--- flow/run.sh ---
#!/bin/bash
# the make line also repeats each setting of config.mk as NAME=value (left out here)
make -C /OpenROAD-flow-scripts/flow DESIGN_CONFIG=/design/flow/config.mk WORK_HOME=/design/flow/orfs CLKGATE_MAP_FILE= finish
--- flow/config.mk ---
export PLATFORM = sky130hd
export DESIGN_NAME = alu_top
export DESIGN_NICKNAME = alu_top
export VERILOG_FILES = /design/flow/design.v
export SDC_FILE = /design/flow/constraint.sdc
export NUM_CORES = 4
export LEC_CHECK = 0
export CAP_MARGIN = 15
export CELL_PAD_IN_SITES_DETAIL_PLACEMENT = 0
export CELL_PAD_IN_SITES_GLOBAL_PLACEMENT = 1
export CORE_MARGIN = 2
export CORE_UTILIZATION = 72
export PLACE_DENSITY_LB_ADDON = 0.16
export SLEW_MARGIN = 20
export TNS_END_PERCENT = 15
--- flow/constraint.sdc ---
create_clock -name core_clock -period 5.07 [get_ports {clk}]
set_input_delay 1.0140 -clock core_clock [delete_from_list [all_inputs] [get_ports {clk}]]
set_output_delay 1.0140 -clock core_clock [all_outputs]
set_load 0.01 [all_outputs]
--- flow/design.v ---
`timescale 1ns / 1ps
module alu_top (
    input  logic        clk,
    input  logic [31:0] op1,
    input  logic [31:0] op2,
    input  logic [3:0]  alu_ctrl,
    output logic [31:0] alu_result,
    output logic        zero
    );
logic [31:0] op1_q;
logic [31:0] op2_q;
logic [3:0]  alu_ctrl_q;
logic [31:0] result_d;
logic        zero_d;
always_ff @(posedge clk)
begin
    op1_q      <= op1;
    op2_q      <= op2;
    alu_ctrl_q <= alu_ctrl;
    alu_result <= result_d;
    zero       <= zero_d;
end
alu computation (
    .op1(op1_q),
    .op2(op2_q),
    .alu_ctrl(alu_ctrl_q),
    .alu_result(result_d),
    .zero(zero_d)
    );
endmodule

`timescale 1ns / 1ps
module alu (
    input logic [31:0] op1,
    input logic [31:0] op2,
    input logic [3:0] alu_ctrl,
    output logic [31:0] alu_result,
    output logic zero
    );
logic [31:0]add_result;
logic [31:0]sub_result;
logic [31:0]and_result;
logic [31:0]or_result;
logic [31:0]xor_result;
logic [31:0]sll_result;
logic [31:0]srl_result;
logic [31:0]sra_result;
logic [31:0]slt_result;
logic [31:0]sltu_result;
assign add_result = op1 + op2 ;
assign sub_result = op1 - op2 ;
assign or_result  = op1 | op2 ; 
assign and_result = op1 & op2 ;
assign xor_result  = op1 ^ op2 ;
assign sll_result  = op1 << op2 ;
assign srl_result  = op1 >> op2 ;
assign sra_result  = $signed(op1) >>> op2 ;
assign slt_result  = ($signed(op1) < $signed(op2)) ? 1 : 0 ;
assign sltu_result  = (op1 < op2) ? 1 : 0 ;
always@(*)
begin
    case(alu_ctrl)
       4'b0000: alu_result = add_result ;
       4'b1000: alu_result = sub_result ;
       4'b0001: alu_result = sll_result ;
       4'b0010: alu_result = slt_result ;
       4'b0011: alu_result = sltu_result ;
       4'b0100: alu_result = xor_result ;
       4'b0101: alu_result = srl_result ;
       4'b1101: alu_result = sra_result ;
       4'b0110: alu_result = or_result ;
       4'b0111: alu_result = and_result ;
       default: alu_result = 32'b0 ;
    endcase
end
assign zero = (alu_result == 0)? 1 : 0 ;    
endmodule
==> results of run 1 <==
==> metrics.cfg, run 1 <==
[yosys]
simple_gate_share_pct=19.5
syn_area_per_cell_um2=7.54
async_flop_share_pct=0
synthMuxAreaShare_pct=14.4
netlist_area_um2=12300
edf_count=0
synth.cellmix.compoundShare_pct=30.4
synth_cell_types=87
top_area_share_pct=16.4
ys_area_um2=12300
ys.flop_type=dfxtp_1
floorplan.nets=1799
synth_flops=101
ys_sh_xor_pct=1.50
yosysWarnings=2
top_area_cell=dfxtp_1
ys_cells=1631
netlist_logic_family_top=AND-OR/OR-AND gates
ys_sh_adder_pct=10.2
syn-instance-count=1631
ys_seq_share_pct=16.4
topCellsByArea=dfxtp_1 16%, ha_1 9.9%, mux4_2 7.7%
synth.most_common_cell=nor2_1
common_cells=157 x nor2_1, 133 x a21oi_1, 124 x nand2_1, 101 x dfxtp_1, 97 x ha_1

[floorplan]
core_um2=16600
dieWidth_um=135
rows=47
dieHeight_um=135
dieArea_um2=18100
fp_util_pct=73.9

[status]
first-error=[ERROR FLW-0024] Place density exceeds 1.0 (current PLACE_DENSITY_LB_ADDON =  0.16). Please check if the value of  PLACE_DENSITY_LB_ADDON is between 0 and 0.99.
status=aborted with a tool error
haltStage=global placement without I/O (3_1_place_gp_skip_io)

==> run 2: changes to the inputs <==
Settings changed: ABC_AREA set to 1, CAP_MARGIN 15 to 20, CELL_PAD_IN_SITES_DETAIL_PLACEMENT 0 to not set, CELL_PAD_IN_SITES_GLOBAL_PLACEMENT 1 to not set, CORE_UTILIZATION 72 to 71, PLACE_DENSITY set to 0.6, PLACE_DENSITY_LB_ADDON 0.16 to not set, SETUP_SLACK_MARGIN set to -0.11, TNS_END_PERCENT 15 to not set.
Clock period 5.07 ns to 1.31 ns, I/O delays scaled along.
==> metrics.cfg, run 2 <==
[status]
status=aborted with a tool error  ; unchanged
haltStage=detailed placement (3_5_place_dp)  ; was global placement without I/O (3_1_place_gp_skip_io)
first-error=[ERROR DPL-0033] detailed placement checks failed during check placement.  ; was [ERROR FLW-0024] Place density exceeds 1.0 (current PLACE_DENSITY_LB_ADDON =  0.16). Please check if the value of  PLACE_DENSITY_LB_ADDON is between 0 and 0.99.

[floorplan]
dieHeight_um=136  ; was 135 um
fp_util_pct=72.3  ; was 73.9%
dieWidth_um=136  ; was 135 um
pin_count=102
rows=48  ; was 47
dieArea_um2=18600  ; was 18100 um2
core_um2=17200  ; was 16600 um2

[yosys]
netlist_area_um2=12500  ; was 12300 um2
synth_flops=101  ; unchanged
syn_area_per_cell_um2=5.57  ; was 7.54 um2
topCellsByArea=nand2_1 22%, dfxtp_1 16%, nand3_1 16%  ; was dfxtp_1 16%, ha_1 9.9%, mux4_2 7.7%
top_area_cell=nand2_1  ; was dfxtp_1
ys.flop_type=dfxtp_1  ; unchanged
ys_cells=2237  ; was 1631
top_area_share_pct=21.6  ; was 16.4%
simple_gate_share_pct=47.2  ; was 19.5%
edf_count=0  ; unchanged
synth.cellmix.compoundShare_pct=16.0  ; was 30.4%
yosysWarnings=2  ; unchanged
synthMuxAreaShare_pct=0  ; was 14.4%
ys_sh_xor_pct=0.422  ; was 1.50%
synth.most_common_cell=nand2_1  ; was nor2_1
common_cells=718 x nand2_1, 388 x nand3_1, 190 x nor2_1, 186 x inv_1, 126 x a21oi_1  ; was 157 x nor2_1, 133 x a21oi_1, 124 x nand2_1, 101 x dfxtp_1, 97 x ha_1
syn-instance-count=2237  ; was 1631
netlist_logic_family_top=simple AND/OR/NAND/NOR gates  ; was AND-OR/OR-AND gates
async_flop_share_pct=0  ; unchanged
synth_cell_types=53  ; was 87
ys_seq_share_pct=16.2  ; was 16.4%
ys_sh_adder_pct=10.1  ; was 10.2%
floorplan.nets=2405  ; was 1799
ys_area_um2=12500  ; was 12300 um2

[placement]
gp_congestion=1.31
io_buffers=101

-- run 2: through the flow --
| step | hold WS, ns | total power [mW] | setup slack, ns | cells | cell area [um2] |
|---|---|---|---|---|---|
| after global placement | 0.702 | 9.02 | -1.64 | 2923 | 17100 |
| after floorplan | 0.290 | 6.42 | -1.37 | 2237 | 12800 |
==> run 3: changes to the inputs <==
Settings changed: ABC_AREA 1 to not set, CORE_UTILIZATION 71 to 40, SETUP_SLACK_MARGIN -0.11 to not set.
Clock period 1.31 ns to 7.0 ns, I/O delays scaled along.
==> metrics.cfg, run 3 <==
[critical_path]
path_class=register to register
crit_slowest_cell=a211oi_1
timing.critical_path.slowest_cell_delay_ns=0.74
crit_arrival_ns=6.30
r2r-end=zero
cp-end-kind=register
cp.buffers_inverters=1
rr_worst_depth=14
startpoint=op2_q[2]
crit_required_ns=7.32
crit_fanout=36
cp_common_cell=or4_1
crit_chain=inv_2, ha_1, nor2_1, o221ai_1, a211oi_1, nor3_1, xnor2_1, o22ai_1, nand4b_1, or4b_2, or4_1, or4_1, or4b_1, nor3_2
worstSetupPathDepth=14
timing.rr.start=op2_q[2]
rrSetupSlack_ns=1.02
path_delay_family=simple AND/OR/NAND/NOR gates
critPathCapture=zero
critPathLaunchType=register

[yosys]
edf_count=0  ; unchanged
yosysWarnings=2  ; unchanged
synth_cell_types=87  ; was 53
ys_area_um2=12300  ; was 12500 um2
common_cells=157 x nor2_1, 133 x a21oi_1, 124 x nand2_1, 101 x dfxtp_1, 97 x ha_1  ; was 718 x nand2_1, 388 x nand3_1, 190 x nor2_1, 186 x inv_1, 126 x a21oi_1
synth.most_common_cell=nor2_1  ; was nand2_1
topCellsByArea=dfxtp_1 16%, ha_1 9.9%, mux4_2 7.7%  ; was nand2_1 22%, dfxtp_1 16%, nand3_1 16%
ys.flop_type=dfxtp_1  ; unchanged
netlist_logic_family_top=AND-OR/OR-AND gates  ; was simple AND/OR/NAND/NOR gates
top_area_cell=dfxtp_1  ; was nand2_1
ys_cells=1631  ; was 2237
syn_area_per_cell_um2=7.54  ; was 5.57 um2
async_flop_share_pct=0  ; unchanged
top_area_share_pct=16.4  ; was 21.6%
netlist_area_um2=12300  ; was 12500 um2
floorplan.nets=1799  ; was 2405
synth_flops=101  ; unchanged
syn-instance-count=1631  ; was 2237
simple_gate_share_pct=19.5  ; was 47.2%
ys_seq_share_pct=16.4  ; was 16.2%
ys_sh_adder_pct=10.2  ; was 10.1%
synth.cellmix.compoundShare_pct=30.4  ; was 16.0%
ys_sh_xor_pct=1.50  ; was 0.422%
synthMuxAreaShare_pct=14.4  ; was 0%

[power]
maxPowerGroup=combinational cells
intPower_mw=1.33
p_switching_mw=0.883
total_power_mw=2.22
clock_power_share_pct=27.9
p_seq_share_pct=31.6
combPwrFrac_pct=40.5
p_comb_mw=0.897
p_seq_mw=0.701
leakage_nw=5.52
peakVddDrop_uv=131
switching_share_pct=39.8
powerClk_mw=0.619
p_per_area_nw_per_um2=158

[cts]
cts_root_buf=clkbuf_16
clk_pin_slew_ns=0.07
cts_resized=0
clk_latency_ns=0.39
tritoncts=built
clock_path_buffers=2
cts_buffers=9
cts_setup_buffers=0
postCtsHoldBufs=0
clock_sinks=101
htreeDepth=3

[worst_hold_path]
hold_path_class=register to register
hold_end=alu_result[29]
hold_path.startpoint=alu_ctrl_q[2]
worstHoldPathCells=3

[timing]
fin_crit_sh_pct=85.4
slew_headroom_pct=24.0
worstMarginPinSlew_ns=1.13
slew_viol_final=0
hold_viol_final=0
rsz0062_at_grt=false
fin_skew_ns=0.0117
finalSetupViolCount=0
clock.fmax_ghz=0.167
worst_slack_ns=1.02
post-route-min-period_ns=5.98
finalSetupTns_ns=0

[run]
warning_count=91
cap_violations=0

[floorplan]
fp_util_pct=40.4  ; was 72.3%
rows=64  ; was 48
pin_count=102  ; unchanged
dieArea_um2=32200  ; was 18600 um2
dieHeight_um=179  ; was 136 um
core_um2=30400  ; was 17200 um2
dieWidth_um=179  ; was 136 um

[routing]
route.vias.total=14335
ant_nets=0
via_per_inst=6.94
routed_wl_um=64300
drt_iter0_markers=2122
wire_per_inst_um=31.1
firstDrtPassIters=7
drc=0

[grt]
grt_pass1_wl_um=92300
grt_max_degree=61
grt_pass1_vias=13158
antenna_found_initial=7
grt_overflow=0
grt_util_all_layers_pct=40.0

[finish]
nNetsFinal=1833
logic_area_um2=9360
syn_to_final_growth_pct=14.3
utilization_pct=46.2
fillCellCount=3153
flop_area_um2=2030

[placement]
gp_congestion=1.09  ; was 1.31
dp_hpwl_um=50600
dpl_worst_slack_ns=1.34
io_buffers=101  ; unchanged

[status]
status=complete, no violations  ; was aborted with a tool error

## run 3: routing by layer
| metal | track usage [%] | share of wire (%) | vias to the layer above |
|---|---|---|---|
| met5 | 0 | 0.042 | - |
| met4 | 16.7 | 4.3 | 4 |
| met3 | 7.24 | 11 | 169 |
| met2 | 60.9 | 43 | 989 |
| met1 | 55.6 | 41 | 6976 |
| li1 | - | - | 6197 |
## run 3: area by class of cell
class	count	share of cell area (%)
diodes	1	0.0178
clock buffers	11	1.73
clock inverters	5	0.748
inverters	98	2.62
multi-input cells	1297	66.6
flip-flops and latches	101	14.5
well taps	396	3.53
repair buffers	158	10.3
## run 3: stage by stage
stage / std cells / cell area [um2] / hold WS, ns
floorplan: 1631 / 12300 / 0.675
global placement: 2049 / 13700 / 0.929
detailed placement: 2050 / 13700 / 0.931
CTS: 2066 / 14100 / 0.937
global route: 2066 / 14100 / 0.981
finish: 2067 / 14100 / 0.972
==> run 4: changes to the inputs <==
Settings changed: ABC_AREA set to 0, CORE_UTILIZATION 40 to 32, CTS_CLUSTER_DIAMETER set to 129, GPL_TIMING_DRIVEN set to 0, HOLD_SLACK_MARGIN set to 0.24, MAX_ROUTING_LAYER set to met5, MIN_ROUTING_LAYER set to met1, PLACE_DENSITY 0.6 to 0.9, SETUP_SLACK_MARGIN set to 0.74.
Clock period 7.0 ns to 5.74 ns, I/O delays scaled along.
==> metrics.cfg, run 4 <==
[floorplan]
dieHeight_um=200  ; was 179 um
fp_util_pct=32.6  ; was 40.4%
dieArea_um2=40000  ; was 32200 um2
dieWidth_um=200  ; was 179 um
pin_count=102  ; unchanged
rows=71  ; was 64
core_um2=37800  ; was 30400 um2

[cts]
htreeDepth=3  ; unchanged
clk_pin_slew_ns=0.08  ; was 0.07 ns
clock_sinks=101  ; unchanged
cts_root_buf=clkbuf_16  ; unchanged
clock_path_buffers=2  ; unchanged
clk_latency_ns=0.42  ; was 0.39 ns
postCtsHoldBufs=0  ; unchanged
tritoncts=built  ; unchanged
cts_buffers=9  ; unchanged

[finish]
nNetsFinal=1963  ; was 1833
fillCellCount=3875  ; was 3153
utilization_pct=41.5  ; was 46.2%
syn_to_final_growth_pct=27.4  ; was 14.3%
stdcell_count=2311  ; was 2067
logic_area_um2=9940  ; was 9360 um2
flop_area_um2=2060  ; was 2030 um2

[critical_path]
crit_required_ns=6.09  ; was 7.32 ns
path_class=register to register  ; unchanged
cp.buffers_inverters=3  ; was 1
timing.rr.start=op2_q[30]  ; was op2_q[2]
crit_fanout=10  ; was 36
critPathCapture=zero  ; unchanged
path_delay_family=simple AND/OR/NAND/NOR gates  ; unchanged
worstSetupPathDepth=14  ; unchanged
rrSetupSlack_ns=0.52  ; was 1.02 ns
timing.critical_path.slowest_cell_delay_ns=0.65  ; was 0.74 ns
cp-end-kind=register  ; unchanged
crit_chain=nor4_2, and4_2, clkbuf_2, nand2_2, clkbuf_2, clkbuf_1, nor4_1, a211o_1, nor3_1, o2111ai_1, or3_1, or4_4, or4b_4, nor3_2  ; was inv_2, ha_1, nor2_1, o221ai_1, a211oi_1, nor3_1, xnor2_1, o22ai_1, nand4b_1, or4b_2, or4_1, or4_1, or4b_1, nor3_2
r2r-end=zero  ; unchanged
crit_slowest_cell=clkbuf_1  ; was a211oi_1
cp_common_cell=clkbuf_2  ; was or4_1
crit_arrival_ns=5.57  ; was 6.30 ns
startpoint=op2_q[30]  ; was op2_q[2]
rr_worst_depth=14  ; unchanged
critPathLaunchType=register  ; unchanged

[worst_hold_path]
hold_path.startpoint=op2_q[5]  ; was alu_ctrl_q[2]
hold_path_class=register to register  ; unchanged
worstHoldPathCells=3  ; unchanged
hold_end=alu_result[24]  ; was alu_result[29]

[timing]
finalSetupTns_ns=0  ; unchanged
hold_viol_final=0  ; unchanged
worstMarginPinSlew_ns=1.11  ; was 1.13 ns
fin_skew_ns=0.0151  ; was 0.0117 ns
post-route-min-period_ns=5.22  ; was 5.98 ns
fin_crit_sh_pct=90.9  ; was 85.4%
holdWs_ns=0.870  ; was 0.972 ns
clock.fmax_ghz=0.192  ; was 0.167 GHz
slew_headroom_pct=25.9  ; was 24.0%
finalSetupViolCount=0  ; unchanged
slew_viol_final=0  ; unchanged
rsz0062_at_grt=true  ; was false

[yosys]
synth_flops=101  ; unchanged
synth.most_common_cell=nor2_1  ; unchanged
ys_sh_adder_pct=10.2  ; unchanged
netlist_area_um2=12300  ; unchanged
ys_cells=1631  ; unchanged
simple_gate_share_pct=19.5  ; unchanged
ys_area_um2=12300  ; unchanged
common_cells=157 x nor2_1, 133 x a21oi_1, 124 x nand2_1, 101 x dfxtp_1, 97 x ha_1  ; unchanged
synth.cellmix.compoundShare_pct=30.4  ; unchanged
topCellsByArea=dfxtp_1 16%, ha_1 9.9%, mux4_2 7.7%  ; unchanged
syn-instance-count=1631  ; unchanged
syn_area_per_cell_um2=7.54  ; unchanged
top_area_cell=dfxtp_1  ; unchanged
ys_sh_xor_pct=1.50  ; unchanged
top_area_share_pct=16.4  ; unchanged
synth_cell_types=87  ; unchanged
ys.flop_type=dfxtp_1  ; unchanged
async_flop_share_pct=0  ; unchanged
edf_count=0  ; unchanged
floorplan.nets=1799  ; unchanged
ys_seq_share_pct=16.4  ; unchanged
yosysWarnings=2  ; unchanged
synthMuxAreaShare_pct=14.4  ; unchanged
netlist_logic_family_top=AND-OR/OR-AND gates  ; unchanged

[grt]
grt_max_degree=17  ; was 61
grt_pass1_vias=14734  ; was 13.2k
grt_pass1_wl_um=114000  ; was 92300 um
grt_overflow=0  ; unchanged
antenna_found_initial=1  ; was 7
grt_util_all_layers_pct=41.2  ; was 40.0%

[placement]
io_buffers=101  ; unchanged
placed_cells=2249  ; was 2050
dp_hpwl_um=65400  ; was 50600 um
gp_congestion=1.06  ; was 1.09

[power]
intPower_mw=1.67  ; was 1.33 mW
maxPowerGroup=combinational cells  ; unchanged
clock_power_share_pct=25.5  ; was 27.9%
p_seq_mw=0.830  ; was 0.701 mW
switching_share_pct=42.4  ; was 39.8%
p_comb_mw=1.34  ; was 0.897 mW
p_seq_share_pct=28.5  ; was 31.6%
p_per_area_nw_per_um2=186  ; was 158 nW/um2
total_power_mw=2.91  ; was 2.22 mW
peakVddDrop_uv=157  ; was 131 uV
leakage_nw=6.07  ; was 5.52 nW
p_switching_mw=1.23  ; was 0.883 mW
powerClk_mw=0.742  ; was 0.619 mW
combPwrFrac_pct=46.0  ; was 40.5%

[run]
warning_count=93  ; was 91
cap_violations=0  ; unchanged

[routing]
route.vias.total=15593  ; was 14.3k
via_per_inst=6.75  ; was 6.94
routed_wl_um=81800  ; was 64300 um
antennaDiodeCount=0  ; was 1
drc=0  ; unchanged
wire_per_inst_um=35.4  ; was 31.1 um
firstDrtPassIters=8  ; was 7
ant_nets=0  ; unchanged
drt_iter0_markers=2350  ; was 2122

[status]
status=complete, no violations  ; unchanged

[run 4: layout make-up]
| class | count | share of cell area, % |
|---|---|---|
| clock buffers | 12 | 1.64 |
| repair buffers | 153 | 9.08 |
| multi-input cells | 1297 | 63.4 |
| plain buffers | 135 | 5.55 |
| flip-flops and latches | 101 | 13.2 |
| inverters | 98 | 2.56 |
| clock inverters | 4 | 0.495 |
| well taps | 511 | 4.08 |
[run 4: metal layers]
metal	part of all wire (%)	GRT usage, %
met1	40	54.4
met2	42	62.0
met3	11	8.70
met4	7.0	24.0
met5	0.016	0
[run 4: timing repair]
action,CTS,global route
setup endpoints to repair,16,1
resized,199,71
pin swaps,24,18
setup buffers,41,5
[run 4: metrics by stage]
stage	worst slack, ns	instance area (um2)
final	0.520	15700
after global routing	0.452	15700
after CTS	0.558	15500
after detailed placement	-1.36	14100
after global placement	-2.15	14000
after floorplan	0.746	12300
==> run 5: changes to the inputs <==
Settings changed: ABC_AREA 0 to 1, CAP_MARGIN 20 to 35, CELL_PAD_IN_SITES_DETAIL_PLACEMENT set to 1, CELL_PAD_IN_SITES_GLOBAL_PLACEMENT set to 2, CORE_ASPECT_RATIO set to 1.47, CORE_UTILIZATION 32 to 45, CTS_CLUSTER_DIAMETER 129 to 132, GPL_TIMING_DRIVEN 0 to not set, HOLD_SLACK_MARGIN 0.24 to not set, MAX_ROUTING_LAYER met5 to not set, PLACE_DENSITY 0.9 to 0.41, SETUP_SLACK_MARGIN 0.74 to 0.38.
Clock period 5.74 ns to 3.68 ns, I/O delays scaled along.
==> metrics.cfg, run 5 <==
[yosys]
topCellsByArea=nand2_1 22%, dfxtp_1 16%, nand3_1 16%  ; was dfxtp_1 16%, ha_1 9.9%, mux4_2 7.7%
floorplan.nets=2405  ; was 1799
synth.most_common_cell=nand2_1  ; was nor2_1
synth_flops=101  ; unchanged
ys_sh_xor_pct=0.422  ; was 1.50%
simple_gate_share_pct=47.2  ; was 19.5%
edf_count=0  ; unchanged
netlist_area_um2=12500  ; was 12300 um2
yosysWarnings=2  ; unchanged
top_area_cell=nand2_1  ; was dfxtp_1
ys_area_um2=12500  ; was 12300 um2
async_flop_share_pct=0  ; unchanged
ys_seq_share_pct=16.2  ; was 16.4%
netlist_logic_family_top=simple AND/OR/NAND/NOR gates  ; was AND-OR/OR-AND gates
common_cells=718 x nand2_1, 388 x nand3_1, 190 x nor2_1, 186 x inv_1, 126 x a21oi_1  ; was 157 x nor2_1, 133 x a21oi_1, 124 x nand2_1, 101 x dfxtp_1, 97 x ha_1
ys_cells=2237  ; was 1631
top_area_share_pct=21.6  ; was 16.4%
synthMuxAreaShare_pct=0  ; was 14.4%
synth_cell_types=53  ; was 87
syn_area_per_cell_um2=5.57  ; was 7.54 um2
synth.cellmix.compoundShare_pct=16.0  ; was 30.4%
ys.flop_type=dfxtp_1  ; unchanged
syn-instance-count=2237  ; was 1631
ys_sh_adder_pct=10.1  ; was 10.2%

[floorplan]
core_um2=27100  ; was 37800 um2
fp_util_pct=45.9  ; was 32.6%
dieArea_um2=29100  ; was 40000 um2
dieHeight_um=206  ; was 200 um
rows=73  ; was 71
dieWidth_um=141  ; was 200 um
pin_count=102  ; unchanged

[status]
status=aborted with a tool error  ; was complete, no violations
haltStage=global placement (3_3_place_gp)
first-error=[ERROR GPL-0301] Utilization 101.491 % exceeds 100%.

==> run 6: changes to the inputs <==
Settings changed: CAP_MARGIN 35 to 20, CELL_PAD_IN_SITES_GLOBAL_PLACEMENT 2 to 0, CORE_ASPECT_RATIO 1.47 to 1.15, CORE_MARGIN 2 to 8, CORE_UTILIZATION 45 to 40, CTS_CLUSTER_DIAMETER 132 to not set, GPL_TIMING_DRIVEN set to 0, MAX_ROUTING_LAYER set to met5, PLACE_DENSITY 0.41 to not set, SETUP_SLACK_MARGIN 0.38 to not set, SLEW_MARGIN 20 to 15, TNS_END_PERCENT set to 65.
Clock period 3.68 ns to 9.1 ns, I/O delays scaled along.
==> metrics.cfg, run 6 <==
[status]
status=complete, no violations  ; was aborted with a tool error

[yosys]
common_cells=718 x nand2_1, 388 x nand3_1, 190 x nor2_1, 186 x inv_1, 126 x a21oi_1  ; unchanged
syn_area_per_cell_um2=5.57  ; unchanged
ys_seq_share_pct=16.2  ; unchanged
topCellsByArea=nand2_1 22%, dfxtp_1 16%, nand3_1 16%  ; unchanged
synth.cellmix.compoundShare_pct=16.0  ; unchanged
netlist_area_um2=12500  ; unchanged
yosysWarnings=2  ; unchanged
ys_area_um2=12500  ; unchanged
synth_cell_types=53  ; unchanged
ys_sh_adder_pct=10.1  ; unchanged
ys_sh_xor_pct=0.422  ; unchanged
top_area_share_pct=21.6  ; unchanged
ys_cells=2237  ; unchanged
synthMuxAreaShare_pct=0  ; unchanged
top_area_cell=nand2_1  ; unchanged
syn-instance-count=2237  ; unchanged
async_flop_share_pct=0  ; unchanged
synth_flops=101  ; unchanged
simple_gate_share_pct=47.2  ; unchanged
ys.flop_type=dfxtp_1  ; unchanged
floorplan.nets=2405  ; unchanged
edf_count=0  ; unchanged
netlist_logic_family_top=simple AND/OR/NAND/NOR gates  ; unchanged
synth.most_common_cell=nand2_1  ; unchanged

[finish]
syn_to_final_growth_pct=14.6
utilization_pct=46.3
fin_area_um2=14300
fillCellCount=4424
nNetsFinal=2517

[power]
p_comb_mw=0.742
clock_power_share_pct=25.6
combPwrFrac_pct=44.0
leakage_nw=6.99
total_power_mw=1.69
powerClk_mw=0.432
p_seq_share_pct=30.4
maxPowerGroup=combinational cells
switching_share_pct=47.4
p_per_area_nw_per_um2=118
intPower_mw=0.886
p_switching_mw=0.800
p_seq_mw=0.512
peakVddDrop_uv=73.2

[critical_path]
crit_arrival_ns=5.89
r2r-end=zero
worstSetupPathDepth=24
rr_worst_depth=24
path_class=register to register
crit_required_ns=9.44
timing.critical_path.slowest_cell_delay_ns=0.76
crit_fanout=11
cp_common_cell=nand2_1
rrSetupSlack_ns=3.56
cp-end-kind=register
timing.rr.start=op2_q[2]
critPathCapture=zero
startpoint=op2_q[2]
cp.buffers_inverters=3
path_delay_family=simple AND/OR/NAND/NOR gates
crit_slowest_cell=clkbuf_1
critPathLaunchType=register
crit_chain=clkinv_1, clkbuf_1, clkbuf_1, ha_1, or2_1, o21ai_2, nand2_1, nand2_1, nand3_1, nand2_2, nand2_2, nand2_2, nand3_1, nand2_1, nand2_1, nand3_1, nand2_1, nor2_1, nand2_1, nor2_1, nand3_1, nor2_1, nand2_1, nor2_1

[cts]
clock_sinks=101
cts_setup_buffers=0
cts_buffers=9
cts_resized=0
tritoncts=built
clk_pin_slew_ns=0.09
cts_root_buf=clkbuf_16
clk_latency_ns=0.40
clock_path_buffers=2
htreeDepth=3
postCtsHoldBufs=0

[placement]
dpl_worst_slack_ns=4.03
gp_congestion=1.13
dpl_cell_area_um2=14000
io_buffers=101
dp_hpwl_um=64400

[floorplan]
fp_util_pct=40.4  ; was 45.9%
dieArea_um2=37100  ; was 29100 um2
core_um2=30800  ; was 27100 um2
dieHeight_um=205  ; was 206 um
rows=69  ; was 73
dieWidth_um=181  ; was 141 um
pin_count=102  ; unchanged

[grt]
grt_pass1_wl_um=116000
antenna_found_initial=10
grt_max_degree=21
grt_overflow=0
grt_pass1_vias=17620
grt_util_all_layers_pct=42.4

[routing]
route.vias.total=17713
top_layer_used=met5
wl_met3_um=8530
firstDrtPassIters=6
wl_met2_um=36200
ant_nets=0
routed_wl_um=80700
drt_iter0_markers=2236
drc=0
via_per_inst=6.45
wire_per_inst_um=29.4
wl_met1_um=27600

[timing]
slew_headroom_pct=29.5
finalSetupTns_ns=0
finalSetupViolCount=0
rsz0062_at_grt=false
hold_viol_final=0
slew_viol_final=0
fin_crit_sh_pct=60.9
worst_slack_ns=3.56
clock.fmax_ghz=0.180
worstMarginPinSlew_ns=1.03
post-route-min-period_ns=5.54
fin_skew_ns=0.0197

[worst_hold_path]
hold_path.startpoint=alu_ctrl_q[1]
hold_end=alu_result[0]
worstHoldPathCells=4
hold_path_class=register to register

[run]
cap_violations=0
warning_count=91

run 6: cell type report:
type	instances	area, um2	area share, %
multi-input combinational	1824	9190	64.4
sequential	101	2020	14.2
timing repair buffer	101	1010	7.08
inverter	207	777	5.44
tap	390	488	3.42
buffer	105	469	3.29
clock buffer	9	225	1.58
clock inverter	7	78.8	0.552
antenna	4	10.0	0.0701
run 6: per-stage QoR:
| step | hold slack (ns) | instances |
|---|---|---|
| 2_1_floorplan | 0.619 | 2237 |
| 3_3_place_gp | 0.769 | 2728 |
| 3_5_place_dp | 0.792 | 2728 |
| 4_1_cts | 0.797 | 2744 |
| 5_1_grt | 0.848 | 2744 |
| 6_report | 0.816 | 2748 |
run 6: layer usage:
layer  GRT usage, %  vias to the layer above
met4           38.0                       12
met3           11.3                      432
li1               -                     7646
met1           45.3                     8395
met5              0                        -
met2           69.1                     1228
==> run 7: changes to the inputs <==
Settings changed: CELL_PAD_IN_SITES_DETAIL_PLACEMENT 1 to not set, CELL_PAD_IN_SITES_GLOBAL_PLACEMENT 0 to not set, CORE_ASPECT_RATIO 1.15 to not set, CORE_MARGIN 8 to 2, CORE_UTILIZATION 40 to 66, CTS_CLUSTER_DIAMETER set to 329, CTS_CLUSTER_SIZE set to 99, GPL_TIMING_DRIVEN 0 to not set, MAX_ROUTING_LAYER met5 to not set, MIN_ROUTING_LAYER met1 to not set, PLACE_DENSITY set to 0.36, SLEW_MARGIN 15 to 20, TNS_END_PERCENT 65 to not set.
Clock period 9.1 ns to 5.37 ns, I/O delays scaled along.
==> metrics.cfg, run 7 <==
[status]
status=complete, no violations  ; unchanged

[floorplan]
core_um2=18600  ; was 30800 um2
rows=50  ; was 69
fp_util_pct=66.8  ; was 40.4%
dieArea_um2=20000  ; was 37100 um2
dieWidth_um=141  ; was 181 um
dieHeight_um=141  ; was 205 um
pin_count=102  ; unchanged

[yosys]
async_flop_share_pct=0  ; unchanged
synth_cell_types=53  ; unchanged
simple_gate_share_pct=47.2  ; unchanged
ys_sh_xor_pct=0.422  ; unchanged
yosysWarnings=2  ; unchanged
top_area_cell=nand2_1  ; unchanged
synth_flops=101  ; unchanged
ys_area_um2=12500  ; unchanged
synth.most_common_cell=nand2_1  ; unchanged
syn_area_per_cell_um2=5.57  ; unchanged
ys.flop_type=dfxtp_1  ; unchanged
netlist_area_um2=12500  ; unchanged
ys_seq_share_pct=16.2  ; unchanged
edf_count=0  ; unchanged
synth.cellmix.compoundShare_pct=16.0  ; unchanged
floorplan.nets=2405  ; unchanged
synthMuxAreaShare_pct=0  ; unchanged
netlist_logic_family_top=simple AND/OR/NAND/NOR gates  ; unchanged
ys_sh_adder_pct=10.1  ; unchanged
top_area_share_pct=21.6  ; unchanged
syn-instance-count=2237  ; unchanged
common_cells=718 x nand2_1, 388 x nand3_1, 190 x nor2_1, 186 x inv_1, 126 x a21oi_1  ; unchanged
ys_cells=2237  ; unchanged
topCellsByArea=nand2_1 22%, dfxtp_1 16%, nand3_1 16%  ; unchanged

[routing]
drc=0  ; unchanged
wire_per_inst_um=21.0  ; was 29.4 um
via_per_inst=6.67  ; was 6.45
routed_wl_um=52600  ; was 80700 um
ant_nets=0  ; unchanged
firstDrtPassIters=13  ; was 6
drt_iter0_markers=3975  ; was 2236
route.vias.total=16694  ; was 17.7k

[worst_hold_path]
hold_path_class=register to register  ; unchanged
hold_end=alu_result[0]  ; unchanged
worstHoldPathCells=4  ; unchanged
hold_path.startpoint=alu_ctrl_q[1]  ; unchanged

[finish]
utilization_pct=73.6  ; was 46.3%
syn_to_final_growth_pct=10.2  ; was 14.6%
fillCellCount=1710  ; was 4424
nNetsFinal=2429  ; was 2517

[run]
cap_violations=0  ; unchanged
warning_count=93  ; was 91

[critical_path]
crit_arrival_ns=4.25  ; was 5.89 ns
cp_common_cell=nor2_1  ; was nand2_1
crit_required_ns=5.68  ; was 9.44 ns
crit_slowest_cell=dfxtp_1  ; was clkbuf_1
startpoint=op2_q[5]  ; was op2_q[2]
cp.buffers_inverters=1  ; was 3
critPathLaunchType=register  ; unchanged
rrSetupSlack_ns=1.43  ; was 3.56 ns
crit_chain=inv_1, ha_1, a21oi_1, o21ai_0, a21oi_1, o21ai_1, a21boi_0, nand2_1, nand3_1, nand4_1, nor2_1, nand3_1, nor2_1, nand2_1, nor2_1  ; was clkinv_1, clkbuf_1, clkbuf_1, ha_1, or2_1, o21ai_2, nand2_1, nand2_1, nand3_1, nand2_2, nand2_2, nand2_2, nand3_1, nand2_1, nand2_1, nand3_1, nand2_1, nor2_1, nand2_1, nor2_1, nand3_1, nor2_1, nand2_1, nor2_1
timing.critical_path.slowest_cell_delay_ns=0.62  ; was 0.76 ns
cp-end-kind=register  ; unchanged
path_delay_family=AND-OR/OR-AND gates  ; was simple AND/OR/NAND/NOR gates
worstSetupPathDepth=15  ; was 24
crit_fanout=16  ; was 11
path_class=register to register  ; unchanged
r2r-end=zero  ; unchanged
critPathCapture=zero  ; unchanged
rr_worst_depth=15  ; was 24
timing.rr.start=op2_q[5]  ; was op2_q[2]

[cts]
clk_pin_slew_ns=0.08  ; was 0.09 ns
clock_path_buffers=2  ; unchanged
cts_buffers=9  ; unchanged
cts_root_buf=clkbuf_16  ; unchanged
clk_latency_ns=0.37  ; was 0.40 ns
cts_setup_buffers=0  ; unchanged
clock_sinks=101  ; unchanged
cts_resized=0  ; unchanged
htreeDepth=3  ; unchanged
tritoncts=built  ; unchanged
postCtsHoldBufs=0  ; unchanged

[timing]
post-route-min-period_ns=3.94  ; was 5.54 ns
slew_viol_final=0  ; unchanged
clock.fmax_ghz=0.254  ; was 0.180 GHz
hold_viol_final=0  ; unchanged
worstMarginPinSlew_ns=1.03  ; about the same
fin_skew_ns=0.00922  ; was 0.0197 ns
fin_crit_sh_pct=73.4  ; was 60.9%
finalSetupTns_ns=0  ; unchanged
slew_headroom_pct=31.4  ; was 29.5%
rsz0062_at_grt=false  ; unchanged
finalSetupViolCount=0  ; unchanged

[placement]
dp_hpwl_um=40600  ; was 64400 um
io_buffers=101  ; unchanged
gp_congestion=1.27  ; was 1.13

[power]
combPwrFrac_pct=41.8  ; was 44.0%
p_seq_mw=0.864  ; was 0.512 mW
p_per_area_nw_per_um2=190  ; was 118 nW/um2
clock_power_share_pct=25.2  ; was 25.6%
maxPowerGroup=combinational cells  ; unchanged
p_comb_mw=1.09  ; was 0.742 mW
intPower_mw=1.49  ; was 0.886 mW
p_switching_mw=1.12  ; was 0.800 mW
powerClk_mw=0.657  ; was 0.432 mW
peakVddDrop_uv=184  ; was 73.2 uV
p_seq_share_pct=33.1  ; was 30.4%
leakage_nw=6.83  ; was 6.99 nW
switching_share_pct=43.1  ; was 47.4%

[grt]
grt_overflow=0  ; unchanged
grt_max_degree=88  ; was 21
antenna_found_initial=2  ; was 10
grt_util_all_layers_pct=51.6  ; was 42.4%
grt_pass1_vias=14490  ; was 17.6k
grt_pass1_wl_um=80200  ; was 116000 um

-- run 7: cell type report --
cell class / instances / area, um2 / share of cell area (%)
Sequential cell: 101 / 2030 / 14.8
Clock inverter: 7 / 62.6 / 0.456
Inverter: 207 / 777 / 5.66
Tap cell: 234 / 293 / 2.13
Multi-Input combinational cell: 1824 / 9190 / 67.0
Clock buffer: 9 / 225 / 1.64
Antenna cell: 1 / 2.50 / 0.0182
Timing Repair Buffer: 118 / 1150 / 8.35
-- run 7: layer usage --
layer  global-route usage [%]  wire length (um)  share of wire (%)
met5                        0                19              0.036
met4                     33.4              4820                9.2
met3                     21.7              9530                 18
met2                     69.5             19300                 37
met1                     67.1             18900                 36
-- run 7: per-stage QoR --
step / cell area, um2 / hold slack [ns] / cells / worst slack, ns / total power, mW
2_1_floorplan: 12500 / 0.619 / 2237 / 2.33 / 1.54
3_3_place_gp: 13400 / 0.808 / 2483 / 1.82 / 1.88
3_5_place_dp: 13400 / 0.815 / 2483 / 1.73 / 1.89
4_1_cts: 13700 / 0.824 / 2499 / 1.71 / 2.54
5_1_grt: 13700 / 0.899 / 2500 / 1.22 / 2.72
6_report: 13700 / 0.852 / 2501 / 1.43 / 2.61
==> run 8: changes to the inputs <==
Settings changed: ABC_AREA 1 to not set, CELL_PAD_IN_SITES_DETAIL_PLACEMENT set to 1, CELL_PAD_IN_SITES_GLOBAL_PLACEMENT set to 0, CORE_ASPECT_RATIO set to 1.15, CORE_MARGIN 2 to 8, CORE_UTILIZATION 66 to 40, CTS_CLUSTER_DIAMETER 329 to not set, CTS_CLUSTER_SIZE 99 to not set, MAX_ROUTING_LAYER set to met5, MIN_ROUTING_LAYER set to met1, PLACE_DENSITY 0.36 to not set, TNS_END_PERCENT set to 65.
Clock period 5.37 ns to 9.1 ns, I/O delays scaled along.
==> metrics.cfg, run 8 <==
[routing]
routed_wl_um=71100  ; was 52600 um
wire_per_inst_um=34.9  ; was 21.0 um
route.vias.total=14483  ; was 16.7k
drc=0  ; unchanged
drt_iter0_markers=1648  ; was 3975
via_per_inst=7.11  ; was 6.67
ant_nets=0  ; unchanged
firstDrtPassIters=6  ; was 13

[finish]
fillCellCount=3753  ; was 1710
nNetsFinal=1810  ; was 2429
stdcell_count=2038  ; was 2501
syn_to_final_growth_pct=12.7  ; was 10.2%
utilization_pct=45.3  ; was 73.6%
fin_area_um2=13900  ; was 13700 um2

[cts]
cts_buffers=9  ; unchanged
clk_pin_slew_ns=0.09  ; was 0.08 ns
tritoncts=built  ; unchanged
postCtsHoldBufs=0  ; unchanged
cts_setup_buffers=0  ; unchanged
cts_root_buf=clkbuf_16  ; unchanged
clock_path_buffers=2  ; unchanged
clk_latency_ns=0.38  ; was 0.37 ns
clock_sinks=101  ; unchanged
htreeDepth=3  ; unchanged
cts_resized=0  ; unchanged

[yosys]
top_area_share_pct=16.4  ; was 21.6%
floorplan.nets=1799  ; was 2405
simple_gate_share_pct=19.5  ; was 47.2%
syn_area_per_cell_um2=7.54  ; was 5.57 um2
ys_sh_xor_pct=1.50  ; was 0.422%
synthMuxAreaShare_pct=14.4  ; was 0%
netlist_logic_family_top=AND-OR/OR-AND gates  ; was simple AND/OR/NAND/NOR gates
synth.cellmix.compoundShare_pct=30.4  ; was 16.0%
topCellsByArea=dfxtp_1 16%, ha_1 9.9%, mux4_2 7.7%  ; was nand2_1 22%, dfxtp_1 16%, nand3_1 16%
edf_count=0  ; unchanged
yosysWarnings=2  ; unchanged
syn-instance-count=1631  ; was 2237
ys.flop_type=dfxtp_1  ; unchanged
top_area_cell=dfxtp_1  ; was nand2_1
ys_seq_share_pct=16.4  ; was 16.2%
synth_cell_types=87  ; was 53
synth.most_common_cell=nor2_1  ; was nand2_1
netlist_area_um2=12300  ; was 12500 um2
ys_sh_adder_pct=10.2  ; was 10.1%
common_cells=157 x nor2_1, 133 x a21oi_1, 124 x nand2_1, 101 x dfxtp_1, 97 x ha_1  ; was 718 x nand2_1, 388 x nand3_1, 190 x nor2_1, 186 x inv_1, 126 x a21oi_1
async_flop_share_pct=0  ; unchanged
ys_area_um2=12300  ; was 12500 um2
ys_cells=1631  ; was 2237
synth_flops=101  ; unchanged

[critical_path]
crit_arrival_ns=6.77  ; was 4.25 ns
rrSetupSlack_ns=2.64  ; was 1.43 ns
crit_chain=clkinv_1, ha_1, inv_1, a2111oi_0, a211oi_1, nor3_1, xnor2_1, o22ai_1, nand4b_1, or4b_2, or4_1, or4_1, or4b_1, nor3_2  ; was inv_1, ha_1, a21oi_1, o21ai_0, a21oi_1, o21ai_1, a21boi_0, nand2_1, nand3_1, nand4_1, nor2_1, nand3_1, nor2_1, nand2_1, nor2_1
cp.buffers_inverters=2  ; was 1
crit_fanout=17  ; was 16
rr_worst_depth=14  ; was 15
r2r-end=zero  ; unchanged
crit_required_ns=9.41  ; was 5.68 ns
critPathCapture=zero  ; unchanged
timing.rr.start=op2_q[5]  ; unchanged
timing.critical_path.slowest_cell_delay_ns=0.79  ; was 0.62 ns
crit_slowest_cell=dfxtp_1  ; unchanged
path_class=register to register  ; unchanged
path_delay_family=simple AND/OR/NAND/NOR gates  ; was AND-OR/OR-AND gates
cp-end-kind=register  ; unchanged
worstSetupPathDepth=14  ; was 15
critPathLaunchType=register  ; unchanged
cp_common_cell=or4_1  ; was nor2_1
startpoint=op2_q[5]  ; unchanged

[floorplan]
pin_count=102  ; unchanged
core_um2=30600  ; was 18600 um2
fp_util_pct=40.2  ; was 66.8%
rows=69  ; was 50
dieWidth_um=180  ; was 141 um
dieHeight_um=204  ; was 141 um
dieArea_um2=36600  ; was 20000 um2

[timing]
slew_headroom_pct=23.6  ; was 31.4%
slew_viol_final=0  ; unchanged
worstMarginPinSlew_ns=1.13  ; was 1.03 ns
clock.fmax_ghz=0.155  ; was 0.254 GHz
rsz0062_at_grt=false  ; unchanged
fin_crit_sh_pct=71.0  ; was 73.4%
finalSetupViolCount=0  ; unchanged
finalSetupTns_ns=0  ; unchanged
holdWs_ns=0.938  ; was 0.852 ns
post-route-min-period_ns=6.46  ; was 3.94 ns
hold_viol_final=0  ; unchanged
fin_skew_ns=0.0162  ; was 0.00922 ns

[placement]
gp_congestion=1.08  ; was 1.27
placed_cells=2021  ; was 2483
dpl_cell_area_um2=13500  ; was 13400 um2
io_buffers=101  ; unchanged
dp_hpwl_um=56100  ; was 40600 um

[power]
peakVddDrop_uv=101  ; was 184 uV
switching_share_pct=42.9  ; was 43.1%
p_comb_mw=0.701  ; was 1.09 mW
p_per_area_nw_per_um2=122  ; was 190 nW/um2
powerClk_mw=0.456  ; was 0.657 mW
p_seq_share_pct=31.8  ; was 33.1%
p_seq_mw=0.540  ; was 0.864 mW
maxPowerGroup=combinational cells  ; unchanged
p_switching_mw=0.728  ; was 1.12 mW
leakage_nw=5.40  ; was 6.83 nW
combPwrFrac_pct=41.3  ; was 41.8%
intPower_mw=0.970  ; was 1.49 mW
clock_power_share_pct=26.9  ; was 25.2%

[status]
status=complete, no violations  ; unchanged

[run]
warning_count=91  ; was 93
cap_violations=0  ; unchanged

[grt]
grt_max_degree=56  ; was 88
grt_overflow=0  ; unchanged
grt_util_all_layers_pct=37.4  ; was 51.6%
grt_pass1_vias=14453  ; about the same
antenna_found_initial=6  ; was 2
grt_pass1_wl_um=102000  ; was 80200 um

[worst_hold_path]
worstHoldPathCells=1  ; was 4
hold_path.startpoint=op2_q[3]  ; was alu_ctrl_q[1]
hold_end=alu_result[21]  ; was alu_result[0]
hold_path_class=register to register  ; unchanged

==> run 8: cell type report <==
cell class              instances  area, um2  area share [%]
multi-input cells            1297       9370            67.6
flip-flops and latches        101       2040            14.7
repair buffers                135       1270            9.14
well taps                     390        488            3.52
inverters                      98        368            2.65
clock buffers                   9        225            1.63
clock inverters                 7       97.6           0.704
diodes                          1       2.50          0.0181
==> run 8: layer usage <==
layer | share of wire [%] | GRT usage [%] | vias up
met5 | 0.077 | 0 | -
met4 | 8.0 | 26.3 | 10
met3 | 8.7 | 7.72 | 260
met2 | 44 | 60.1 | 891
met1 | 39 | 44.5 | 7185
li1 | - | - | 6137
==> run 8: metrics by stage <==
stage / setup WS (ns) / power [mW]
3_5_place_dp: 2.87 / 1.22
3_3_place_gp: 3.10 / 1.21
6_report: 2.64 / 1.70
2_1_floorplan: 3.69 / 0.937
5_1_grt: 2.44 / 1.75
4_1_cts: 2.84 / 1.68
==> run 9: changes to the inputs <==
Settings changed: ABC_AREA set to 1, CELL_PAD_IN_SITES_GLOBAL_PLACEMENT 0 to 3, CORE_ASPECT_RATIO 1.15 to 0.9, CORE_MARGIN 8 to 9, CORE_UTILIZATION 40 to 37, CTS_CLUSTER_DIAMETER set to 243, GPL_TIMING_DRIVEN set to 0, SETUP_SLACK_MARGIN set to 1.51, SLEW_MARGIN 20 to 15, TNS_END_PERCENT 65 to 80.
Clock period 9.1 ns to 8.84 ns, I/O delays scaled along.
==> metrics.cfg, run 9 <==
[status]
status=aborted with a tool error  ; was complete, no violations
haltStage=global placement (3_3_place_gp)
first-error=[ERROR GPL-0301] Utilization 105.740 % exceeds 100%.

[floorplan]
pin_count=102  ; unchanged
fp_util_pct=37.6  ; was 40.2%
core_um2=33100  ; was 30600 um2
dieWidth_um=211  ; was 180 um
rows=63  ; was 69
dieArea_um2=40600  ; was 36600 um2
dieHeight_um=192  ; was 204 um

[yosys]
top_area_cell=nand2_1  ; was dfxtp_1
syn-instance-count=2237  ; was 1631
netlist_area_um2=12500  ; was 12300 um2
synth.most_common_cell=nand2_1  ; was nor2_1
edf_count=0  ; unchanged
common_cells=718 x nand2_1, 388 x nand3_1, 190 x nor2_1, 186 x inv_1, 126 x a21oi_1  ; was 157 x nor2_1, 133 x a21oi_1, 124 x nand2_1, 101 x dfxtp_1, 97 x ha_1
floorplan.nets=2405  ; was 1799
synth.cellmix.compoundShare_pct=16.0  ; was 30.4%
synth_cell_types=53  ; was 87
ys_cells=2237  ; was 1631
async_flop_share_pct=0  ; unchanged
simple_gate_share_pct=47.2  ; was 19.5%
ys_seq_share_pct=16.2  ; was 16.4%
ys.flop_type=dfxtp_1  ; unchanged
synth_flops=101  ; unchanged
ys_sh_xor_pct=0.422  ; was 1.50%
yosysWarnings=2  ; unchanged
top_area_share_pct=21.6  ; was 16.4%
netlist_logic_family_top=simple AND/OR/NAND/NOR gates  ; was AND-OR/OR-AND gates
syn_area_per_cell_um2=5.57  ; was 7.54 um2
ys_area_um2=12500  ; was 12300 um2
topCellsByArea=nand2_1 22%, dfxtp_1 16%, nand3_1 16%  ; was dfxtp_1 16%, ha_1 9.9%, mux4_2 7.7%
ys_sh_adder_pct=10.1  ; was 10.2%
synthMuxAreaShare_pct=0  ; was 14.4%

==> run 10: changes to the inputs <==
Settings changed: ABC_AREA 1 to not set, CELL_PAD_IN_SITES_DETAIL_PLACEMENT 1 to not set, CELL_PAD_IN_SITES_GLOBAL_PLACEMENT 3 to not set, CORE_ASPECT_RATIO 0.9 to 1.55, CORE_MARGIN 9 to 2, CORE_UTILIZATION 37 to 24, CTS_CLUSTER_DIAMETER 243 to not set, GPL_ROUTABILITY_DRIVEN set to 1, GPL_TIMING_DRIVEN 0 to not set, MAX_ROUTING_LAYER met5 to met4, MIN_ROUTING_LAYER met1 to not set, PLACE_DENSITY_LB_ADDON set to 0.03, SETUP_SLACK_MARGIN 1.51 to 0.73, SLEW_MARGIN 15 to 20, TNS_END_PERCENT 80 to not set.
Clock period 8.84 ns to 4.11 ns, I/O delays scaled along.
==> metrics.cfg, run 10 <==
[routing]
ant_nets=0
wire_per_inst_um=30.4
drt_iter0_markers=1353
drc=0
routed_wl_um=90500
route.vias.total=16445
firstDrtPassIters=5
via_per_inst=5.52

[grt]
grt_max_degree=31
grt_overflow=0
top_usage_layer=met2
grt_pass1_wl_um=124000
antenna_found_initial=3
grt_pass1_vias=16439
grt_util_all_layers_pct=34.7
grt_use_met3_pct=4.43
met1_usage_pct=36.0
gr-usage-met2_pct=58.6

[worst_hold_path]
hold_path.startpoint=alu_ctrl[0]
hold_end=alu_ctrl_q[0]
hold_path_class=primary input to register
worstHoldPathCells=1

[critical_path]
worstSetupPathDepth=15
path_class=register to register
rr_worst_depth=15
cp.buffers_inverters=2
crit_required_ns=4.46
crit_arrival_ns=5.16
path_delay_family=simple AND/OR/NAND/NOR gates
timing.rr.start=op2_q[1]
critPathCapture=zero
startpoint=op2_q[1]
cp-end-kind=register
r2r-end=zero
crit_slowest_cell=or4_4
rrSetupSlack_ns=-0.71
timing.critical_path.slowest_cell_delay_ns=0.56
crit_chain=buf_6, buf_4, ha_1, a211oi_2, o21ai_1, nand3_1, o311ai_1, a311oi_1, or4b_4, or4_4, or3_4, or4_4, or4_1, or4b_4, nor3_2
critPathLaunchType=register
crit_fanout=6

[finish]
fin_area_um2=20600
stdcell_count=2978
syn_to_final_growth_pct=67.7
nNetsFinal=2455

[power]
p_per_area_nw_per_um2=230
powerClk_mw=0.962
intPower_mw=2.79
switching_share_pct=41.3
peakVddDrop_uv=258
p_seq_mw=1.11
p_comb_mw=2.68
combPwrFrac_pct=56.4
clock_power_share_pct=20.3
p_seq_share_pct=23.4
maxPowerGroup=combinational cells
leakage_nw=8.84
p_switching_mw=1.96

[timing]
hold_viol_final=0
fin_skew_ns=0.0123
worstMarginPinSlew_ns=0.883
worst_slack_ns=-0.705
slew_headroom_pct=40.7
rsz0062_at_grt=true
finalSetupViolCount=1
post-route-min-period_ns=4.82
clock.fmax_ghz=0.208
finalSetupTns_ns=-0.705
fin_crit_sh_pct=117
slew_viol_final=0

[yosys]
ys.flop_type=dfxtp_1  ; unchanged
syn-instance-count=1631  ; was 2237
ys_seq_share_pct=16.4  ; was 16.2%
synth_flops=101  ; unchanged
netlist_logic_family_top=AND-OR/OR-AND gates  ; was simple AND/OR/NAND/NOR gates
yosysWarnings=2  ; unchanged
topCellsByArea=dfxtp_1 16%, ha_1 9.9%, mux4_2 7.7%  ; was nand2_1 22%, dfxtp_1 16%, nand3_1 16%
top_area_share_pct=16.4  ; was 21.6%
floorplan.nets=1799  ; was 2405
common_cells=157 x nor2_1, 133 x a21oi_1, 124 x nand2_1, 101 x dfxtp_1, 97 x ha_1  ; was 718 x nand2_1, 388 x nand3_1, 190 x nor2_1, 186 x inv_1, 126 x a21oi_1
simple_gate_share_pct=19.5  ; was 47.2%
edf_count=0  ; unchanged
syn_area_per_cell_um2=7.54  ; was 5.57 um2
netlist_area_um2=12300  ; was 12500 um2
synth.cellmix.compoundShare_pct=30.4  ; was 16.0%
synth_cell_types=87  ; was 53
ys_sh_adder_pct=10.2  ; was 10.1%
synth.most_common_cell=nor2_1  ; was nand2_1
async_flop_share_pct=0  ; unchanged
ys_cells=1631  ; was 2237
top_area_cell=dfxtp_1  ; was nand2_1
synthMuxAreaShare_pct=14.4  ; was 0%
ys_sh_xor_pct=1.50  ; was 0.422%
ys_area_um2=12300  ; was 12500 um2

[floorplan]
dieWidth_um=186  ; was 211 um
dieArea_um2=53100  ; was 40600 um2
rows=103  ; was 63
pin_count=102  ; unchanged
core_um2=50800  ; was 33100 um2
fp_util_pct=24.2  ; was 37.6%
dieHeight_um=286  ; was 192 um

[cts]
postCtsHoldBufs=0
clk_latency_ns=0.43
cts_buffers=9
clock_path_buffers=2
clk_pin_slew_ns=0.08
cts_root_buf=clkbuf_16
htreeDepth=3
tritoncts=built
clock_sinks=101

[status]
status=finished with violations  ; was aborted with a tool error
checkFailReasons=negative setup slack

[placement]
io_buffers=101
dpl_cell_area_um2=18400
placed_cells=2887
dp_hpwl_um=74900
gp_congestion=1.03

[run]
cap_violations=0
warning_count=94

==> run 10: cell type report <==
cell class / count / area (um2)
Antenna cell: 5 / 12.5
Clock buffer: 9 / 225
Clock inverter: 6 / 72.6
Fill cell: 5420 / 30200
Inverter: 98 / 399
Multi-Input combinational cell: 1297 / 10400
Sequential cell: 101 / 2060
Tap cell: 682 / 853
Timing Repair Buffer: 780 / 6580
==> run 10: timing repair <==
item | CTS | global route
resized | 230 | 67
pin swaps | 44 | 40
cloned | 0 | 2
buffers inserted | 51 | 18
hold endpoints to repair | 0 | 0
setup endpoints to repair | 21 | 21
==> run 10: routing by layer <==
| layer | up-vias | share of wire (%) | wire [um] |
|---|---|---|---|
| met3 | 256 | 4.8 | 4300 |
| met2 | 724 | 49 | 44400 |
| met1 | 8021 | 36 | 32700 |
| met4 | 0 | 10 | 9160 |
| li1 | 7444 | - | - |
| met5 | - | 0 | 0 |
==> run 10: metrics by stage <==
step / setup slack [ns] / hold WS [ns] / utilization [%] / power [mW]
floorplan: -0.468 / 0.640 / - / 2.10
global placement: -1.06 / 1.08 / 36.3 / 3.42
detailed placement: -1.07 / 1.06 / 36.3 / 3.40
CTS: -0.762 / 0.811 / 39.6 / 4.65
global route: -0.785 / 0.821 / 40.6 / 4.94
finish: -0.705 / 0.825 / 40.6 / 4.75
==> run 11: changes to the inputs <==
Settings changed: ABC_AREA set to 1, CORE_ASPECT_RATIO 1.55 to not set, CORE_UTILIZATION 24 to 66, GPL_ROUTABILITY_DRIVEN 1 to not set, MAX_ROUTING_LAYER met4 to not set, PLACE_DENSITY set to 0.6, PLACE_DENSITY_LB_ADDON 0.03 to not set, SETUP_SLACK_MARGIN 0.73 to not set.
Clock period 4.11 ns to 6.36 ns, I/O delays scaled along.
==> metrics.cfg, run 11 <==
[status]
status=complete, no violations  ; was finished with violations

[power]
clock_power_share_pct=24.8  ; was 20.3%
p_per_area_nw_per_um2=161  ; was 230 nW/um2
powerClk_mw=0.547  ; was 0.962 mW
maxPowerGroup=combinational cells  ; unchanged
combPwrFrac_pct=41.9  ; was 56.4%
p_seq_share_pct=33.3  ; was 23.4%
intPower_mw=1.26  ; was 2.79 mW
switching_share_pct=42.8  ; was 41.3%
p_comb_mw=0.922  ; was 2.68 mW
p_seq_mw=0.733  ; was 1.11 mW
peakVddDrop_uv=143  ; was 258 uV
p_switching_mw=0.942  ; was 1.96 mW
leakage_nw=6.80  ; was 8.84 nW

[yosys]
ys_sh_xor_pct=0.422  ; was 1.50%
synth.most_common_cell=nand2_1  ; was nor2_1
ys_area_um2=12500  ; was 12300 um2
ys_sh_adder_pct=10.1  ; was 10.2%
top_area_share_pct=21.6  ; was 16.4%
ys_cells=2237  ; was 1631
netlist_logic_family_top=simple AND/OR/NAND/NOR gates  ; was AND-OR/OR-AND gates
syn-instance-count=2237  ; was 1631
edf_count=0  ; unchanged
async_flop_share_pct=0  ; unchanged
netlist_area_um2=12500  ; was 12300 um2
synthMuxAreaShare_pct=0  ; was 14.4%
floorplan.nets=2405  ; was 1799
ys_seq_share_pct=16.2  ; was 16.4%
yosysWarnings=2  ; unchanged
topCellsByArea=nand2_1 22%, dfxtp_1 16%, nand3_1 16%  ; was dfxtp_1 16%, ha_1 9.9%, mux4_2 7.7%
synth_cell_types=53  ; was 87
simple_gate_share_pct=47.2  ; was 19.5%
common_cells=718 x nand2_1, 388 x nand3_1, 190 x nor2_1, 186 x inv_1, 126 x a21oi_1  ; was 157 x nor2_1, 133 x a21oi_1, 124 x nand2_1, 101 x dfxtp_1, 97 x ha_1
synth_flops=101  ; unchanged
synth.cellmix.compoundShare_pct=16.0  ; was 30.4%
syn_area_per_cell_um2=5.57  ; was 7.54 um2
ys.flop_type=dfxtp_1  ; unchanged
top_area_cell=nand2_1  ; was dfxtp_1

[worst_hold_path]
hold_end=alu_result[0]  ; was alu_ctrl_q[0]
hold_path_class=register to register  ; was primary input to register
hold_path.startpoint=alu_ctrl_q[1]  ; was alu_ctrl[0]
worstHoldPathCells=4  ; was 1

[cts]
clk_latency_ns=0.36  ; was 0.43 ns
postCtsHoldBufs=0  ; unchanged
clock_path_buffers=2  ; unchanged
clock_sinks=101  ; unchanged
clk_pin_slew_ns=0.08  ; about the same
htreeDepth=3  ; unchanged
cts_root_buf=clkbuf_16  ; unchanged
cts_buffers=9  ; unchanged
cts_resized=0  ; was 230
tritoncts=built  ; unchanged
cts_setup_buffers=0  ; was 51

[finish]
fillCellCount=1662  ; was 5420
syn_to_final_growth_pct=9.95  ; was 67.7%
nNetsFinal=2426  ; was 2455
logic_area_um2=9190  ; was 10400 um2
fin_area_um2=13700  ; was 20600 um2
flop_area_um2=2030  ; was 2060 um2
utilization_pct=73.5  ; was 40.6%

[routing]
top_layer_used=met5  ; was met4
firstDrtPassIters=14  ; was 5
wl_met2_um=19600  ; was 44400 um
wire_per_inst_um=21.3  ; was 30.4 um
ant_nets=0  ; unchanged
wl_met1_um=18800  ; was 32700 um
wl_met3_um=9670  ; was 4300 um
via_per_inst=6.67  ; was 5.52
route.vias.total=16671  ; was 16.4k
drc=0  ; unchanged
routed_wl_um=53100  ; was 90500 um
drt_iter0_markers=3912  ; was 1353

[grt]
grt_max_degree=84  ; was 31
grt_pass1_wl_um=80300  ; was 124000 um
grt_util_all_layers_pct=51.7  ; was 34.7%
grt_pass1_vias=14718  ; was 16.4k
grt_overflow=0  ; unchanged
antenna_found_initial=0  ; was 3

[floorplan]
dieWidth_um=141  ; was 186 um
rows=50  ; was 103
pin_count=102  ; unchanged
dieArea_um2=20000  ; was 53100 um2
fp_util_pct=66.8  ; was 24.2%
core_um2=18600  ; was 50800 um2
dieHeight_um=141  ; was 286 um

[critical_path]
timing.rr.start=op2_q[4]  ; was op2_q[1]
rr_worst_depth=20  ; was 15
rrSetupSlack_ns=1.65  ; was -0.71 ns
critPathLaunchType=register  ; unchanged
crit_chain=inv_1, ha_1, nand2_1, inv_1, nand2_1, nand2_1, nand2_1, nand2_1, inv_1, o21ai_2, a21oi_1, o21ai_0, nand4_1, a21oi_1, nand2_1, nor2_1, nand2_1, nor2_1, nand2_1, nor2_1  ; was buf_6, buf_4, ha_1, a211oi_2, o21ai_1, nand3_1, o311ai_1, a311oi_1, or4b_4, or4_4, or3_4, or4_4, or4_1, or4b_4, nor3_2
cp.buffers_inverters=3  ; was 2
r2r-end=zero  ; unchanged
cp-end-kind=register  ; unchanged
startpoint=op2_q[4]  ; was op2_q[1]
cp_common_cell=nand2_1
timing.critical_path.slowest_cell_delay_ns=1.01  ; was 0.56 ns
crit_arrival_ns=5.01  ; was 5.16 ns
crit_slowest_cell=dfxtp_1  ; was or4_4
path_class=register to register  ; unchanged
path_delay_family=simple AND/OR/NAND/NOR gates  ; unchanged
worstSetupPathDepth=20  ; was 15
crit_fanout=31  ; was 6
crit_required_ns=6.66  ; was 4.46 ns
critPathCapture=zero  ; unchanged

[timing]
finalSetupTns_ns=0  ; was -0.705 ns
rsz0062_at_grt=false  ; was true
slew_viol_final=0  ; unchanged
fin_crit_sh_pct=74.1  ; was 117%
holdWs_ns=0.872  ; was 0.825 ns
fin_skew_ns=0.0141  ; was 0.0123 ns
hold_viol_final=0  ; unchanged
worstMarginPinSlew_ns=1.09  ; was 0.883 ns
clock.fmax_ghz=0.212  ; was 0.208 GHz
finalSetupViolCount=0  ; was 1
post-route-min-period_ns=4.71  ; was 4.82 ns
slew_headroom_pct=27.0  ; was 40.7%

[run]
cap_violations=0  ; unchanged
warning_count=93  ; was 94

[placement]
dpl_cell_area_um2=13400  ; was 18400 um2
gp_congestion=1.26  ; was 1.03
dp_hpwl_um=40700  ; was 74900 um
io_buffers=101  ; unchanged

[run 11: metrics by stage]
| step | setup slack [ns] | total power, mW | cells |
|---|---|---|---|
| 2_1_floorplan | 3.32 | 1.30 | 2237 |
| 3_3_place_gp | 2.23 | 1.58 | 2480 |
| 3_5_place_dp | 2.13 | 1.60 | 2480 |
| 4_1_cts | 2.06 | 2.14 | 2496 |
| 5_1_grt | 1.57 | 2.29 | 2497 |
| 6_report | 1.65 | 2.20 | 2498 |
[run 11: area by class of cell]
class | count | area share [%]
clock buffers | 11 | 1.77
well taps | 234 | 2.14
multi-input cells | 1824 | 67.1
inverters | 207 | 5.67
repair buffers | 115 | 8.20
flip-flops and latches | 101 | 14.8
diodes | 1 | 0.0183
clock inverters | 5 | 0.301
[run 11: metal layers]
layer	vias to the layer above	track usage, %
met5	-	1.50
met3	433	25.2
li1	7446	-
met1	7189	64.1
met2	1601	70.4
met4	2	33.8
Power figures rest on the tool's default switching activity, not on a simulated workload.
